==> v27 <==
## alu
module alu(
    output[16 - 1:0] data_out,
	 output 							  valid_out,
	 output 							  cmd_out,
	 input [16 - 1:0] data_in,
	 input 							  valid_in,
	 input 							  cmd_in,
	 output 									 amm_read,
	 output[8 - 1:0] amm_address,
	 input [8 - 1:0] amm_readdata,
	 input 									 amm_waitrequest,
	 input[1:0] 							 amm_response,
	 input clk,
	 input rst_n
    );
clock: 3.95 ns
lec_check: 0
abc_area: 1
cap_margin: 20
core_margin: 2
core_utilization: 72
cts_cluster_size: 10
place_density: 0.6
slew_margin: 20
run.sh (not shown) runs the stock make flow with config.mk's settings and CLKGATE_MAP_FILE=.
==> v29: changes against v27 <==
ABC_AREA = default   (was 1)
CAP_MARGIN = 40   (was 20)
CELL_PAD_IN_SITES_DETAIL_PLACEMENT = 1   (was default)
CELL_PAD_IN_SITES_GLOBAL_PLACEMENT = 2   (was default)
CORE_ASPECT_RATIO = 1.29   (was default)
CORE_MARGIN = 10   (was 2)
CORE_UTILIZATION = 52   (was 72)
CTS_CLUSTER_SIZE = default   (was 10)
HOLD_SLACK_MARGIN = 0.29   (was default)
MIN_ROUTING_LAYER = met2   (was default)
PLACE_DENSITY = default   (was 0.6)
SETUP_SLACK_MARGIN = 0.34   (was default)
SLEW_MARGIN = 25   (was 20)
TNS_END_PERCENT = 25   (was default)
==> flow/constraint.sdc (replaced) <==
create_clock -name core_clock -period 10.0 [get_ports {clk}]
set_input_delay 2.0000 -clock core_clock [delete_from_list [all_inputs] [get_ports {clk}]]
set_output_delay 2.0000 -clock core_clock [all_outputs]
set_load 0.01 [all_outputs]
==> v5: changes against v27 <==
ABC_AREA = default   (was 1)
CORE_UTILIZATION = 70   (was 72)
CTS_CLUSTER_DIAMETER = 388   (was default)
CTS_CLUSTER_SIZE = 19   (was 10)
PLACE_DENSITY = default   (was 0.6)
PLACE_DENSITY_LB_ADDON = 0.0   (was default)
SETUP_SLACK_MARGIN = 1.01   (was default)
==> flow/constraint.sdc (replaced) <==
create_clock -name core_clock -period 3.9 [get_ports {clk}]
set_input_delay 0.7800 -clock core_clock [delete_from_list [all_inputs] [get_ports {clk}]]
set_output_delay 0.7800 -clock core_clock [all_outputs]
set_load 0.01 [all_outputs]
==> v17: changes against v27 <==
CORE_ASPECT_RATIO = 0.91   (was default)
CTS_CLUSTER_SIZE = default   (was 10)
PLACE_DENSITY = 0.39   (was 0.6)
==> flow/constraint.sdc (replaced) <==
create_clock -name core_clock -period 8.69 [get_ports {clk}]
set_input_delay 1.7380 -clock core_clock [delete_from_list [all_inputs] [get_ports {clk}]]
set_output_delay 1.7380 -clock core_clock [all_outputs]
set_load 0.01 [all_outputs]
==> qor summary <==
	v27	v17	v29	v5
Cell area after layout	31,300 µm²	29,400 µm²	30,200 µm²	31,500 µm²
CP max stage cell	sky130_fd_sc_hd__dfxtp_4	sky130_fd_sc_hd__clkinv_2	sky130_fd_sc_hd__dfxtp_4	sky130_fd_sc_hd__o32ai_2
Status	complete, but fails checks	timing/DRC/antenna clean	timing/DRC/antenna clean	complete, but fails checks
Layout check failures	setup timing	-	-	setup timing
Core occupancy in the finished layout	83.6%	79.4%	59.3%	83.7%
Core Util at FP	72.6%	73.3%	52.4%	70.9%
Post-Synth XOR/XNOR Area	1.19%	1.19%	1.74%	1.74%
Standard cell area after detailed placement	28,700 µm²	27,700 µm²	27,800 µm²	28,700 µm²
Synthesized area per cell	10.4 µm²	10.4 µm²	15.4 µm²	15.4 µm²
Comb. cell area	8730 µm²	8560 µm²	8610 µm²	9330 µm²
Power Clock	5.52 mW	2.24 mW	2.25 mW	3.75 mW
Critical path buffers and inverters	5	5	3	3
Most numerous cell on the critical path	sky130_fd_sc_hd__o21ai_0	sky130_fd_sc_hd__nand2_1	sky130_fd_sc_hd__buf_4	-
Global-route wire length before repair	125,000 µm	112,000 µm	114,000 µm	114,000 µm
Global routing usage on met3	10.7%	9.82%	44.5%	8.42%
Non-clock buffers, area share	6.64%	2.28%	4.20%	9.41%
Req. time, crit path	3160 ps	6950 ps	8000 ps	3120 ps
TritonCTS Buffers	68	54	54	36
Ratio of routed vias to standard cells	6.82	6.68	8.47	7.35
Chip area line of the yosys report	27,200 µm²	27,200 µm²	26,700 µm²	26,700 µm²
Tally of clock buffers in the finished layout	88	67	61	42
Worst hold path startpoint	state[2]	state[2]	state[3]	data_in[7]
Power spent charging and discharging nets	3.34 mW	1.45 mW	1.27 mW	2.95 mW
Sequential Area	17,300 µm²	17,300 µm²	17,300 µm²	17,400 µm²
Arrival time worst endpoint	3190 ps	4990 ps	5170 ps	3600 ps

---

==> run D: inputs <==
==> flow/design.v <==
module alu(
    output[16 - 1:0] data_out,
	 output 							  valid_out,
	 output 							  cmd_out,
	 input [16 - 1:0] data_in,
	 input 							  valid_in,
	 input 							  cmd_in,
	 output 									 amm_read,
	 output[8 - 1:0] amm_address,
	 input [8 - 1:0] amm_readdata,
	 input 									 amm_waitrequest,
	 input[1:0] 							 amm_response,
	 input clk,
	 input rst_n
    );
	reg[2:0] state;
	reg[5:0] nof_operands; 				 
	reg[3:0] opcode; 						 
	reg[7:0] operand[0:63];				 
	reg error;								 
	reg[11:0] result;						 
	reg[5:0] last_index;					 
	reg[5:0] current_index;				 
	reg[5:0] nof;							 
	reg      first_indirect;			 
	reg[7:0] shiftop1, shiftop2;
	wire[1:0] mod = data_in[9:8];		 
	wire[7:0] operand_dir = data_in[7:0];
	wire[7:0] cur_address = operand[current_index];
	wire      bad_address = (cur_address > 'h0F && cur_address < 'h30) || (cur_address > 'h7F && cur_address < 'hA0);
	wire      payload_beat = valid_in && !cmd_in;
	always @(posedge clk) begin
		if(!rst_n) begin
			state <= 3'd0;
		end
		else begin
		case(state)
			3'd0: begin
						if(cmd_in == 1 && valid_in == 1) begin
							opcode <= data_in[11:8];
							nof_operands <= data_in[5:0];
							nof <= data_in[5:0];
							last_index <= 0;
							current_index <= 0;
							first_indirect <= 0;
							shiftop1 <= 0;
							shiftop2 <= 0;
							error <= 0;
							result <= (data_in[11:8] == 1) ? 12'hFFF : 12'h000;
							state <= 3'd1;
							if(data_in[5:0] == 0) begin
								error <= 1;
								state <= 3'd2;
							end
							if(data_in[5:0] != 1 && (data_in[11:8] == 4 || data_in[11:8] == 5 || data_in[11:8] == 6 || data_in[11:8] == 7)) begin
								error <= 1;
								state <= 3'd2;
							end
							if(data_in[5:0] != 2 && (data_in[11:8] == 8 || data_in[11:8] == 9))
								error <= 1;
						end
			end
			3'd1: begin
						if(payload_beat) begin
							if(mod == 2'b00) begin
								case(opcode)
									0: result <= result + operand_dir;
									1: result <= result & operand_dir;
									2:  result <= result | operand_dir;
									3: result <= result ^ operand_dir;
									4: result <= ~{4'b0, operand_dir};
									5: result <= operand_dir + 12'd1;
									6: result <= operand_dir - 12'd1;
									7: result <= ~{4'b0, operand_dir} + 12'd1;
									8, 9: begin
										if(nof == nof_operands) shiftop1 <= operand_dir;
										else shiftop2 <= operand_dir;
									end
									default: ;
								endcase
							end
							if(mod == 2'b01) begin
								operand[last_index] <= operand_dir;
								last_index <= last_index + 1;
								if(nof == nof_operands) first_indirect <= 1;
							end
							nof <= nof - 1;
							if(nof == 1) begin
								if(error || (last_index == 0 && mod != 2'b01))
									state <= 3'd2;
								else
									state <= 3'd4;
							end
						end
			end
			3'd4: begin
				if(bad_address) begin
					error <= 1;
					state <= 3'd2;
				end
				else if(amm_waitrequest == 0) begin
					if(amm_response != 2'b00) begin
						error <= 1;
						state <= 3'd2;
					end
					else begin
						current_index <= current_index + 1;
						case(opcode)
							0: result <= result + amm_readdata;
							1: result <= result & amm_readdata;
							2:  result <= result | amm_readdata;
							3: result <= result ^ amm_readdata;
							4: result <= ~{4'b0, amm_readdata};
							5: result <= amm_readdata + 12'd1;
							6: result <= amm_readdata - 12'd1;
							7: result <= ~{4'b0, amm_readdata} + 12'd1;
							8, 9: begin
								if(first_indirect && current_index == 0) shiftop1 <= amm_readdata;
								else shiftop2 <= amm_readdata;
							end
							default: ;
						endcase
						if(current_index + 1 == last_index)
							state <= 3'd2;
					end
				end
			end
			3'd2: state <= 3'd3;
			default: state <= 3'd0;
		endcase
		end
	end
	reg[16 - 1:0]  		reg_data_out;
	reg 							  		reg_valid_out;
	reg 							  		reg_cmd_out;
	reg[11:0]                     final_result;
	always @(*) begin
		final_result = result;
		if(opcode == 4 || opcode == 7)
			final_result = {4'b0, result[7:0]};
		if(opcode == 8)
			final_result = {4'b0, shiftop1} >> shiftop2;
		if(opcode == 9)
			final_result = {4'b0, shiftop1 << shiftop2};
		if(error == 1)
			final_result = 12'hBAD;
		reg_data_out = 0;
		reg_valid_out = 0;
		reg_cmd_out = 0;
		if(state == 3'd2) begin
			reg_data_out[4] = error;
			reg_data_out[3:0] = opcode;
			reg_valid_out = 1;
			reg_cmd_out = 1;
		end
		if(state == 3'd3) begin
			reg_data_out[11:0] = final_result;
			reg_valid_out = 1;
		end
	end
	assign data_out = reg_data_out;
	assign valid_out = reg_valid_out;
	assign cmd_out = reg_cmd_out;
	assign amm_address = cur_address;
	assign amm_read = (state == 3'd4) && !bad_address;
endmodule
==> flow/run.sh <==
#!/bin/bash
# the make line also repeats each setting of config.mk as NAME=value (left out here)
make -C /OpenROAD-flow-scripts/flow DESIGN_CONFIG=/design/flow/config.mk WORK_HOME=/design/flow/orfs CLKGATE_MAP_FILE= finish
==> flow/config.mk <==
export PLATFORM = sky130hd
export DESIGN_NAME = alu
export DESIGN_NICKNAME = alu
export VERILOG_FILES = /design/flow/design.v
export SDC_FILE = /design/flow/constraint.sdc
export NUM_CORES = 4
export LEC_CHECK = 0
export CAP_MARGIN = 35
export CORE_MARGIN = 2
export CORE_UTILIZATION = 72
export CTS_CLUSTER_DIAMETER = 100
export CTS_CLUSTER_SIZE = 15
export PLACE_DENSITY_LB_ADDON = 0.29
export SLEW_MARGIN = 40
==> flow/constraint.sdc <==
create_clock -name core_clock -period 3.91 [get_ports {clk}]
set_input_delay 0.7820 -clock core_clock [delete_from_list [all_inputs] [get_ports {clk}]]
set_output_delay 0.7820 -clock core_clock [all_outputs]
set_load 0.01 [all_outputs]
==> run B (differences from run D) <==
CAP_MARGIN = 20   (was 35)
CELL_PAD_IN_SITES_GLOBAL_PLACEMENT = 0   (was default)
CORE_ASPECT_RATIO = 0.61   (was default)
CTS_CLUSTER_DIAMETER = 42   (was 100)
CTS_CLUSTER_SIZE = 25   (was 15)
GPL_ROUTABILITY_DRIVEN = 1   (was default)
MAX_ROUTING_LAYER = met5   (was default)
PLACE_DENSITY_LB_ADDON = 0.21   (was 0.29)
SETUP_SLACK_MARGIN = -0.07   (was default)
==> flow/constraint.sdc (replaced) <==
create_clock -name core_clock -period 3.33 [get_ports {clk}]
set_input_delay 0.6660 -clock core_clock [delete_from_list [all_inputs] [get_ports {clk}]]
set_output_delay 0.6660 -clock core_clock [all_outputs]
set_load 0.01 [all_outputs]
==> run K (differences from run D) <==
CAP_MARGIN = 20   (was 35)
CORE_UTILIZATION = 40   (was 72)
CTS_CLUSTER_DIAMETER = default   (was 100)
CTS_CLUSTER_SIZE = default   (was 15)
PLACE_DENSITY = 0.6   (was default)
PLACE_DENSITY_LB_ADDON = default   (was 0.29)
SLEW_MARGIN = 20   (was 40)
==> flow/constraint.sdc (replaced) <==
create_clock -name core_clock -period 7.02 [get_ports {clk}]
set_input_delay 1.4040 -clock core_clock [delete_from_list [all_inputs] [get_ports {clk}]]
set_output_delay 1.4040 -clock core_clock [all_outputs]
set_load 0.01 [all_outputs]
==> summary of the runs <==
Run D produced a layout that fails on setup timing. Run B finished but failed the layout checks on setup timing. Run K finished clean.
The highest non-clock buffer count belongs to run B, the lowest to run K.
In die area, run D and run B hardly differ.
Synthesized cell count is the same in run B and run D.
First-iteration DRC count: run B > run D > run K.
Global-route usage: run B is higher than run D (6.3 points).
In flip-flop count, run D and run B do not differ.
Sequential share of layout area: run B < run D < run K.
Against run K, the register-to-register slack of run D is lower by 2.2 ns.
==> figures <==
metric                                                                     run K                     run D                     run B
Outcome                                                  complete, no violations  finished with violations  finished with violations
Layout check failures                                                          -              setup timing              setup timing
Worst IR Drop VDD                                                       0.181 mV                  0.409 mV                  0.486 mV
End of the critical path                                                amm_read            amm_address[0]                  amm_read
Combinational share of power                                                8.1%                     11.1%                     12.3%
Reg2Reg Capture Point                                                  result[0]               shiftop1[3]               shiftop1[1]
Data-path buffer share of cell area in the final layout                    2.55%                     7.49%                     9.41%
Total number of placement rows                                                94                        70                        54
HPWL after DPL                                                    44,000 microns            46,200 microns            53,200 microns
Setup-violating endpoint count in the final report                             0                        16                        58
Filler cell count                                                          5,711                     1,643                     1,353
Pwr per Cell Area                                                    253 nW/um^2               418 nW/um^2               498 nW/um^2
Final RePlAce weighted congestion                                          0.916                     0.975                      1.00
Global-route met1 utilization                                              29.1%                     55.3%                     64.3%
Post-DP Area                                                        28,000 sq um              28,400 sq um              29,100 sq um
Clk network pwr share                                                      40.3%                     34.5%                     36.0%
Iteration-0 DRC count of the detailed router                               1,934                     3,089                     4,746
Detail-routed via count per cell                                            5.93                      7.48                      8.09
Power and IR drop assume default switching activity.
